## run 1
Design MatrixMultUnit, start of the top module:
module MatrixMultUnit(
  input wire reset_n                      ,  
  input wire clk                          ,
  input wire dut_valid                    , 
  output wire dut_ready                   ,
  output wire                           dut__tb__sram_input_write_enable  ,
  output wire [16-1 : 0     ]   dut__tb__sram_input_write_address ,
  output wire [32-1 : 0     ]   dut__tb__sram_input_write_data    ,
  output reg  [16-1 : 0     ]   dut__tb__sram_input_read_address  , 
  input  wire [32-1 : 0     ]   tb__dut__sram_input_read_data     ,     
  output wire                           dut__tb__sram_weight_write_enable  ,
  output wire [16-1 : 0     ]   dut__tb__sram_weight_write_address ,
  output wire [32-1 : 0     ]   dut__tb__sram_weight_write_data    ,
  output reg  [16-1 : 0     ]   dut__tb__sram_weight_read_address  , 
  input  wire [32-1 : 0     ]   tb__dut__sram_weight_read_data     ,     
  output wire                           dut__tb__sram_result_write_enable  ,
  output reg  [16-1 : 0     ]   dut__tb__sram_result_write_address ,
  output wire [32-1 : 0     ]   dut__tb__sram_result_write_data    ,
  output reg  [16-1 : 0     ]   dut__tb__sram_result_read_address  , 
  input  wire [32-1 : 0     ]   tb__dut__sram_result_read_data     ,    
  output wire                           dut__tb__sram_scratchpad_write_enable  ,
  output reg  [16-1 : 0     ]   dut__tb__sram_scratchpad_write_address ,
  output wire [32-1 : 0     ]   dut__tb__sram_scratchpad_write_data    ,
  output reg  [16-1 : 0     ]   dut__tb__sram_scratchpad_read_address  , 
  input  wire [32-1 : 0     ]   tb__dut__sram_scratchpad_read_data  
);
Size: ~6700 cells after synthesis, about 410 flip-flops, roughly 0.055 mm2 of cells after synthesis.
export LEC_CHECK = 0
export ABC_AREA = 0
export CAP_MARGIN = 20
export CELL_PAD_IN_SITES_GLOBAL_PLACEMENT = 2
export CORE_ASPECT_RATIO = 0.65
export CORE_MARGIN = 5
export CORE_UTILIZATION = 71
export CTS_CLUSTER_DIAMETER = 195
export CTS_CLUSTER_SIZE = 78
export GPL_TIMING_DRIVEN = 0
export HOLD_SLACK_MARGIN = -0.07
export MAX_ROUTING_LAYER = met4
export SETUP_SLACK_MARGIN = -0.08
export SLEW_MARGIN = 20
create_clock -name core_clock -period 10.0 [get_ports {clk}]
run.sh (not shown) runs the stock make flow with config.mk's settings and CLKGATE_MAP_FILE=.
No final results exist for run 1, since it was stopped by error GPL-0301 during 3_1_place_gp_skip_io.
diff inputs: run 1 => run 2
- SLEW_MARGIN: 20 -> 25
- CORE_UTILIZATION: 71 -> 40
- SETUP_SLACK_MARGIN: -0.08 -> unset
- HOLD_SLACK_MARGIN: -0.07 -> unset
- CELL_PAD_IN_SITES_GLOBAL_PLACEMENT: 2 -> unset
- CTS_CLUSTER_SIZE: 78 -> 99
- GPL_TIMING_DRIVEN: 0 -> unset
- CORE_ASPECT_RATIO: 0.65 -> unset
- CTS_CLUSTER_DIAMETER: 195 -> 90
- ABC_AREA: 0 -> unset
[summary]
- Run 2 | status: complete | timing, DRC, antenna: pass
- Compared with run 1, in run 2 post-synthesis share of cell area spent on and-or and or-and gates shows no meaningful change, die area now larger, synthesis-stage register bit count roughly the same.
Input-level comparison between run 3 and run 2:
- MAX_ROUTING_LAYER: met4 -> unset
- SLEW_MARGIN: 25 -> 35
- CORE_MARGIN: 5 -> 2
- ABC_AREA: unset -> 1
- CTS_CLUSTER_SIZE: 99 -> unset
- CTS_CLUSTER_DIAMETER: 90 -> unset
- CORE_UTILIZATION: 40 -> 19
### Flow results
Run 3 vs run 2 — cell count of the worst reg-to-reg path rose 14.
Going from run 2 to run 3, the non-clock inverter count in the final layout was found to have gone up by about 90%.
A top routing layer in use of met5 is what run 3 shows, while met4 belongs to run 2.
From run 2 to run 3 the numbers moved as follows: sequential share of layout area now smaller, fmax now smaller, overall die area now larger.
Looking at area fraction in full adders, half adders and majority gates, run 3 sits below run 2.
Across both runs, area of the core was higher for run 3 than for run 2.
Going from run 2 to run 3, layout net count grew by more than 10%.
Delta (run 3 minus run 2): setup slack decreased by 0.14 ns relative to the old numbers; global-route met3 utilization moved down.

---

Starting RTL as in the previous note.
clock: 6.65 ns
lec_check: 0
cap_margin: 15
core_margin: 2
core_utilization: 68
cts_cluster_diameter: 325
setup_slack_margin: -0.64
slew_margin: 20
The starting point finished with setup timing left.
Next try:
Settings changed: CAP_MARGIN 15 to 20, CORE_UTILIZATION 68 to 59, CTS_CLUSTER_DIAMETER 325 to not set, SETUP_SLACK_MARGIN -0.64 to not set.
Clock period 6.65 ns to 4.39 ns, I/O delays scaled along.
What happened:
- The new run finished but fails on setup timing
- hold slack is worse by 200 ps
- setup slack is worse by 2000 ps
- via count grows by about 4%
Next try:
Settings changed: CORE_UTILIZATION 59 to 40.
Clock period 4.39 ns to 8.17 ns, I/O delays scaled along.
This time the run went through all stages and came out clean.
Non-clock buffer count went down by 903.
Hold slack improves by 200 ps.
Utilization went down by 33 points.
Global-route usage fell by 15 points.
First-iteration DRC count goes down by a quarter to a third.
Wire length fell by a little under a tenth.

---

MatrixMultUnit again, from the RTL that the note above started with.
Design MatrixMultUnit, start of the top module:
module MatrixMultUnit(
  input wire reset_n                      ,  
  input wire clk                          ,
  input wire dut_valid                    , 
  output wire dut_ready                   ,
  output wire                           dut__tb__sram_input_write_enable  ,
  output wire [16-1 : 0     ]   dut__tb__sram_input_write_address ,
  output wire [32-1 : 0     ]   dut__tb__sram_input_write_data    ,
  output reg  [16-1 : 0     ]   dut__tb__sram_input_read_address  , 
  input  wire [32-1 : 0     ]   tb__dut__sram_input_read_data     ,     
  output wire                           dut__tb__sram_weight_write_enable  ,
  output wire [16-1 : 0     ]   dut__tb__sram_weight_write_address ,
  output wire [32-1 : 0     ]   dut__tb__sram_weight_write_data    ,
  output reg  [16-1 : 0     ]   dut__tb__sram_weight_read_address  , 
  input  wire [32-1 : 0     ]   tb__dut__sram_weight_read_data     ,     
  output wire                           dut__tb__sram_result_write_enable  ,
  output reg  [16-1 : 0     ]   dut__tb__sram_result_write_address ,
  output wire [32-1 : 0     ]   dut__tb__sram_result_write_data    ,
  output reg  [16-1 : 0     ]   dut__tb__sram_result_read_address  , 
  input  wire [32-1 : 0     ]   tb__dut__sram_result_read_data     ,    
  output wire                           dut__tb__sram_scratchpad_write_enable  ,
  output reg  [16-1 : 0     ]   dut__tb__sram_scratchpad_write_address ,
  output wire [32-1 : 0     ]   dut__tb__sram_scratchpad_write_data    ,
  output reg  [16-1 : 0     ]   dut__tb__sram_scratchpad_read_address  , 
  input  wire [32-1 : 0     ]   tb__dut__sram_scratchpad_read_data  
);
export LEC_CHECK = 0
export CAP_MARGIN = 20
export CORE_MARGIN = 2
export CORE_UTILIZATION = 59
export SETUP_SLACK_MARGIN = -0.35
export SLEW_MARGIN = 20
export TNS_END_PERCENT = 5
create_clock -name core_clock -period 4.39 [get_ports {clk}]
The baseline finished but failed the layout checks on setup timing.
==> next run, changes <==
- CORE_UTILIZATION: 59 -> 71
- CTS_CLUSTER_SIZE: not set -> 34
- SETUP_SLACK_MARGIN: -0.35 -> not set
- TNS_END_PERCENT: 5 -> not set
- clock period: 4.39 -> 6.59 ns (I/O delays scaled with it)
Effect: The new run finished but fails on setup timing; utilization grows by 10 points; routed wire length grows by 6.5%; hold slack gains 180 ps.
==> next run, changes <==
- ABC_AREA: not set -> 1
- CTS_CLUSTER_SIZE: 34 -> 41
- MAX_ROUTING_LAYER: not set -> met4
- clock period: 6.59 -> 5.26 ns (I/O delays scaled with it)
What happened: The new run did not get past global routing. Die area rose by 4.4%. Synthesized area rose by 4.4%. Synthesized cell count rose by 21%.
==> next run, changes <==
- ABC_AREA: 1 -> not set
- CORE_UTILIZATION: 71 -> 68
- CTS_CLUSTER_SIZE: 41 -> not set
- MAX_ROUTING_LAYER: met4 -> not set
- clock period: 5.26 -> 8.17 ns (I/O delays scaled with it)
This time the run finished clean.
Synthesized cell count came out lower by about a fifth.
Synthesized area drops by a few percent.
Die size stays flat.
